Setup of P:
Design top, start of the top module:
module top(input clk, rst, ball_speed, serve_type, angle, bat_size, restart, start, en_color, auto, hard_mode, input[3:0] mode, max_score, input[8:0] adc, output sel, size, output sound, output [9:0] RED, GRN, BLU, output HSYNC, VSYNC, px_clk, blank);
For scale: ~7400 cells after synthesis, roughly 210 flip-flops, about 47000 µm² of cells after synthesis.
Settings: LEC_CHECK=0, ABC_AREA=1, CAP_MARGIN=35, CELL_PAD_IN_SITES_DETAIL_PLACEMENT=0, CELL_PAD_IN_SITES_GLOBAL_PLACEMENT=2, CORE_ASPECT_RATIO=1.39, CORE_MARGIN=2, CORE_UTILIZATION=37, GPL_ROUTABILITY_DRIVEN=0, GPL_TIMING_DRIVEN=0, PLACE_DENSITY_LB_ADDON=0.02, SETUP_SLACK_MARGIN=1.06, SLEW_MARGIN=10, TNS_END_PERCENT=15; clock period 5.56 ns.
run.sh (not shown) runs the stock make flow with config.mk's settings and CLKGATE_MAP_FILE=.
The layout from P, despite a flow that completed every stage, fails the layout checks, with the failing checks listed as negative setup slack.
#### Input delta (Q over P)
Settings: CELL_PAD_IN_SITES_GLOBAL_PLACEMENT no longer set, was 2; GPL_TIMING_DRIVEN no longer set, was 0; SETUP_SLACK_MARGIN no longer set, was 1.06; SLEW_MARGIN now 20, was 10; CELL_PAD_IN_SITES_DETAIL_PLACEMENT no longer set, was 0; CAP_MARGIN now 20, was 35; PLACE_DENSITY now 0.6, previously not set; CORE_ASPECT_RATIO no longer set, was 1.39; PLACE_DENSITY_LB_ADDON no longer set, was 0.02; CORE_UTILIZATION now 40, was 37; GPL_ROUTABILITY_DRIVEN no longer set, was 0; TNS_END_PERCENT no longer set, was 15; the clock period (ns, I/O delays scaled along) now 10.0, was 5.56.
[summary]
- The flow did not stop early for Q: all stages ran, and the layout cleared the timing, DRC and antenna checks.
- Switching power summed over all nets (lower): Q
- From P to Q the numbers moved as follows: tally of non-filler cells in the final layout fell by 3.8%; final area fell by 4100 µm²; minimum clock period after layout rose by 1.05 ns.
- NOTE: post-layout total power in Q falls short of that of P
- In Q the sum of routed wire segments on met1 turned out about 5.6% higher than in P.
- Between P and Q, tally of clock buffers in the finished layout is higher for Q, P comes in under that.
- [diff] DRC marker count from the first detailed-route iteration, Q relative to P: regression
Setup changes, Q to R
Settings: MAX_ROUTING_LAYER newly set to met4; CORE_UTILIZATION changed from 40 to 63; PLACE_DENSITY removed (was 0.6); ABC_AREA removed (was 1); the clock period (ns, I/O delays scaled along) changed from 10.0 to 13.3.
Notes after the runs:
R did not stop at any stage, and its layout met the timing, DRC and antenna checks.
Design area on R is behind Q.
Going from Q to R, worst setup slack has increased; later-pin clock latency in the skew report lost 0.03 ns.
Inputs modified between R and S:
Settings: putting SETUP_SLACK_MARGIN at 2.07 where nothing was set; clearing MAX_ROUTING_LAYER, which used to be met4; swapping 63 for 64 in CORE_UTILIZATION; swapping 13.3 for 7.5 in the clock period (ns, I/O delays scaled along).
[summary]
- Comparing clock latency at the later pin of the worst-skew pair for S and R, the smaller number came from R.
- For share of the yosys chip area belonging to registers, S and R come out practically identical.
- Having completed the whole flow, S delivered a layout that passed the timing, DRC and antenna checks.
- S vs R — count of clock buffers in the final design climbed by a little under 10%
- Cmp S and R / endpoint arrival time on the critical path / lower: S
- Largest fanout of any net on the critical path was higher in R than in S.
> inputs changed (S -> T)
Settings: PLACE_DENSITY now 0.6, previously not set; ABC_AREA now 1, previously not set; CORE_UTILIZATION now 40, was 64; SETUP_SLACK_MARGIN no longer set, was 2.07; the clock period (ns, I/O delays scaled along) now 7.34, was 7.5.
Across T and S, none had a timing, DRC or antenna violation. Between T and S, the met2 routed wirelength is lower for T. Looking at die footprint, T sits about 46% above S. Data required time of the worst path for T is lower than for S. met1 routed wirelength after detailed routing, T and S, higher one = T. Compared with S, T instantiates a larger number of standard cells. Sequential portion of the cell area (higher): T. Between S and T, the flow reports synthesized cell count increasing by a little under 10%.

Starting RTL as in the previous note.
Design top, start of the top module:
module top(input clk, rst, ball_speed, serve_type, angle, bat_size, restart, start, en_color, auto, hard_mode, input[3:0] mode, max_score, input[8:0] adc, output sel, size, output sound, output [9:0] RED, GRN, BLU, output HSYNC, VSYNC, px_clk, blank);
make LEC_CHECK=0 ABC_AREA=1 CAP_MARGIN=20 CORE_MARGIN=2 CORE_UTILIZATION=62 CTS_CLUSTER_DIAMETER=24 CTS_CLUSTER_SIZE=48 GPL_ROUTABILITY_DRIVEN=0 MIN_ROUTING_LAYER=met2 PLACE_DENSITY=0.61 SETUP_SLACK_MARGIN=1.4 SLEW_MARGIN=20 finish   # period 8.67 ns
The baseline did not get past global routing (5_1_grt) with GRT-0232.
Next try:
==> flow/config.mk (replaced) <==
export PLATFORM = sky130hd
export DESIGN_NAME = top
export DESIGN_NICKNAME = top
export VERILOG_FILES = /design/flow/design.v
export SDC_FILE = /design/flow/constraint.sdc
export NUM_CORES = 4
export LEC_CHECK = 0
export CAP_MARGIN = 20
export CORE_MARGIN = 2
export CORE_UTILIZATION = 68
export CTS_CLUSTER_SIZE = 34
export SLEW_MARGIN = 20
==> flow/constraint.sdc (replaced) <==
create_clock -name core_clock -period 5.18 [get_ports {clk}]
set_input_delay 1.0360 -clock core_clock [delete_from_list [all_inputs] [get_ports {clk}]]
set_output_delay 1.0360 -clock core_clock [all_outputs]
set_load 0.01 [all_outputs]
Outcome: Now the flow produced a layout that fails on negative setup slack; die area came out lower by about 0.9%; synthesized cell count is lower by 7.1%; synthesized area came out higher by 8.7%.
Next try:
--- a/flow/config.mk
+++ b/flow/config.mk
@@ -7,0 +8 @@
+export ABC_AREA = 1
@@ -10,2 +11,3 @@
-export CORE_UTILIZATION = 68
-export CTS_CLUSTER_SIZE = 34
+export CORE_UTILIZATION = 72
+export PLACE_DENSITY = 0.39
+export SETUP_SLACK_MARGIN = 1.86
==> flow/constraint.sdc (replaced) <==
create_clock -name core_clock -period 8.68 [get_ports {clk}]
set_input_delay 1.7360 -clock core_clock [delete_from_list [all_inputs] [get_ports {clk}]]
set_output_delay 1.7360 -clock core_clock [all_outputs]
set_load 0.01 [all_outputs]
What happened:
- The new run completed with no timing, DRC or antenna violations
- global-route usage falls by 1.9 points
- fmax falls by 15%
- sequential share of layout area rises by 1.5 points
- combinational power falls by about 40%
- power falls by about 40%
- wire length falls by about 16%
- utilization falls by 2.3 points
Next try:
--- a/flow/config.mk
+++ b/flow/config.mk
@@ -8 +8 @@
-export ABC_AREA = 1
+export ABC_AREA = 0
@@ -13 +13 @@
-export SETUP_SLACK_MARGIN = 1.86
+export SETUP_SLACK_MARGIN = 0.74
==> flow/constraint.sdc (replaced) <==
create_clock -name core_clock -period 4.94 [get_ports {clk}]
set_input_delay 0.9880 -clock core_clock [delete_from_list [all_inputs] [get_ports {clk}]]
set_output_delay 0.9880 -clock core_clock [all_outputs]
set_load 0.01 [all_outputs]
Effect: The new run died in global routing (5_1_grt); die area is higher by 8.6%; synthesized area went up by 8.7%; synthesized cell count shrinks by 7.1%.

== job 101 ==
Starting RTL as in the previous note.
## top
module top(input clk, rst, ball_speed, serve_type, angle, bat_size, restart, start, en_color, auto, hard_mode, input[3:0] mode, max_score, input[8:0] adc, output sel, size, output sound, output [9:0] RED, GRN, BLU, output HSYNC, VSYNC, px_clk, blank);
Settings: LEC_CHECK=0, ABC_AREA=1, CAP_MARGIN=30, CELL_PAD_IN_SITES_DETAIL_PLACEMENT=0, CELL_PAD_IN_SITES_GLOBAL_PLACEMENT=2, CORE_MARGIN=9, CORE_UTILIZATION=22, CTS_CLUSTER_SIZE=70, GPL_TIMING_DRIVEN=0, HOLD_SLACK_MARGIN=0.19, MAX_ROUTING_LAYER=met5, PLACE_DENSITY_LB_ADDON=0.07, SETUP_SLACK_MARGIN=1.23, SLEW_MARGIN=35, TNS_END_PERCENT=20; clock period 13.3 ns.
--- input diff job 101..job 103 ---
- a deleted PLACE_DENSITY_LB_ADDON that had been 0.07
- a deleted CELL_PAD_IN_SITES_DETAIL_PLACEMENT that had been 0
- a deleted CELL_PAD_IN_SITES_GLOBAL_PLACEMENT that had been 2
- a deleted GPL_TIMING_DRIVEN that had been 0
- a deleted CTS_CLUSTER_SIZE that had been 70
- a change of SLEW_MARGIN from 35 to 20
- a deleted HOLD_SLACK_MARGIN that had been 0.19
- a deleted SETUP_SLACK_MARGIN that had been 1.23
- a change of CORE_MARGIN from 9 to 2
- a change of CORE_UTILIZATION from 22 to 40
- a deleted MAX_ROUTING_LAYER that had been met5
- a deleted TNS_END_PERCENT that had been 20
- an added PLACE_DENSITY of 0.6
- a change of CAP_MARGIN from 30 to 20
- a change of the clock period (ns, I/O delays scaled along) from 13.3 to 8.61
### Flow results
Compared with job 101, job 103 has less setup slack. From job 101 to job 103 the numbers moved as follows: hold slack up 28 ps, post-layout minimum cycle time down 2150 ps, number of rows in the core area down about 25%.

Setup of raven:
top again, from the RTL that the note above started with.
clock: 6.44 ns
lec_check: 0
abc_area: 1
cap_margin: 0
core_margin: 2
core_utilization: 72
cts_cluster_diameter: 209
setup_slack_margin: -0.41
slew_margin: 15
tns_end_percent: 80
[flow] raven | stages: complete | final checks: fail | reason: setup timing
[inputs] willow vs raven
- PLACE_DENSITY now 0.6, previously not set
- CAP_MARGIN now 20, was 0
- SETUP_SLACK_MARGIN no longer set, was -0.41
- TNS_END_PERCENT no longer set, was 80
- SLEW_MARGIN now 20, was 15
- CORE_UTILIZATION now 13, was 72
- CTS_CLUSTER_DIAMETER no longer set, was 209
- the clock period (ns, I/O delays scaled along) now 14.0, was 6.44
--- outcome ---
- Across raven and willow, a clean result was obtained everywhere but in raven.
- Compared with raven, willow ends up with more cell area.
- When the final numbers for willow and raven were put side by side, the shortest clock period the worst path allows after layout turned out to be smaller in raven.
- [compare] base=raven new=willow: worst setup margin rose by 5.64 ns; combined flip-flop and latch cell area ~0 delta.
- Floorplan check, willow vs raven: die outline larger in willow
- Compared with raven, willow shows a higher non-filler instance count after layout.
- willow against raven; number of buffers inserted during clock tree synthesis is up by more than 10%.
diff inputs: willow => lagoon
- CORE_UTILIZATION now 72, was 13
Notes after the runs:
Across both runs, count of placed standard cells in the final layout, fillers left out was lower for lagoon than for willow.
From willow to lagoon the numbers moved as follows: global-route total usage across every layer grew by 38 points, width of the die shrank by about 60%, final worst-path setup slack grew by 0.013 ns, maximum clock rate held steady.
Between willow and lagoon, clock-cell share of area decreased.
Modified inputs, sierra compared to lagoon
- CORE_UTILIZATION now 56, was 72
- SLEW_MARGIN now 5, was 20
- the clock period (ns, I/O delays scaled along) now 7.07, was 14.0
Notes after the runs:
Per the final summary, sierra finished and its layout is clean on timing, DRC and antenna. Compared with lagoon, sierra shows a post-place setup slack that is 5.69 ns lower. Compared with lagoon, in sierra width of the chip up about 13%; area growth from synthesis to layout rose 5.1 points. The higher part of the cycle the worst path needs of lagoon and sierra is in sierra. The routed wire length of sierra falls short of that of lagoon by 1.7%.
Input-level comparison between tundra and sierra:
- TNS_END_PERCENT: unset -> 25
- SLEW_MARGIN: 5 -> 35
- HOLD_SLACK_MARGIN: unset -> -0.01
- CORE_ASPECT_RATIO: unset -> 0.9
Notes after the runs:
- Of tundra and sierra, the run reporting the lower post-route core utilization was sierra.
- Compared with sierra, in tundra routed wire length increased by about 3.6% relative to the old numbers, first-pass GRT wire length increased by 1.4% relative to the old numbers, HPWL after detailed placement increased by 6400 µm relative to the old numbers.
- Going from sierra to tundra, worst slack at placement +0.050 ns; largest clock skew in the final design lower; setup slack decreased by 0.10 ns relative to the old numbers.
No activity file was given, so power comes from the tool's default toggle rates.
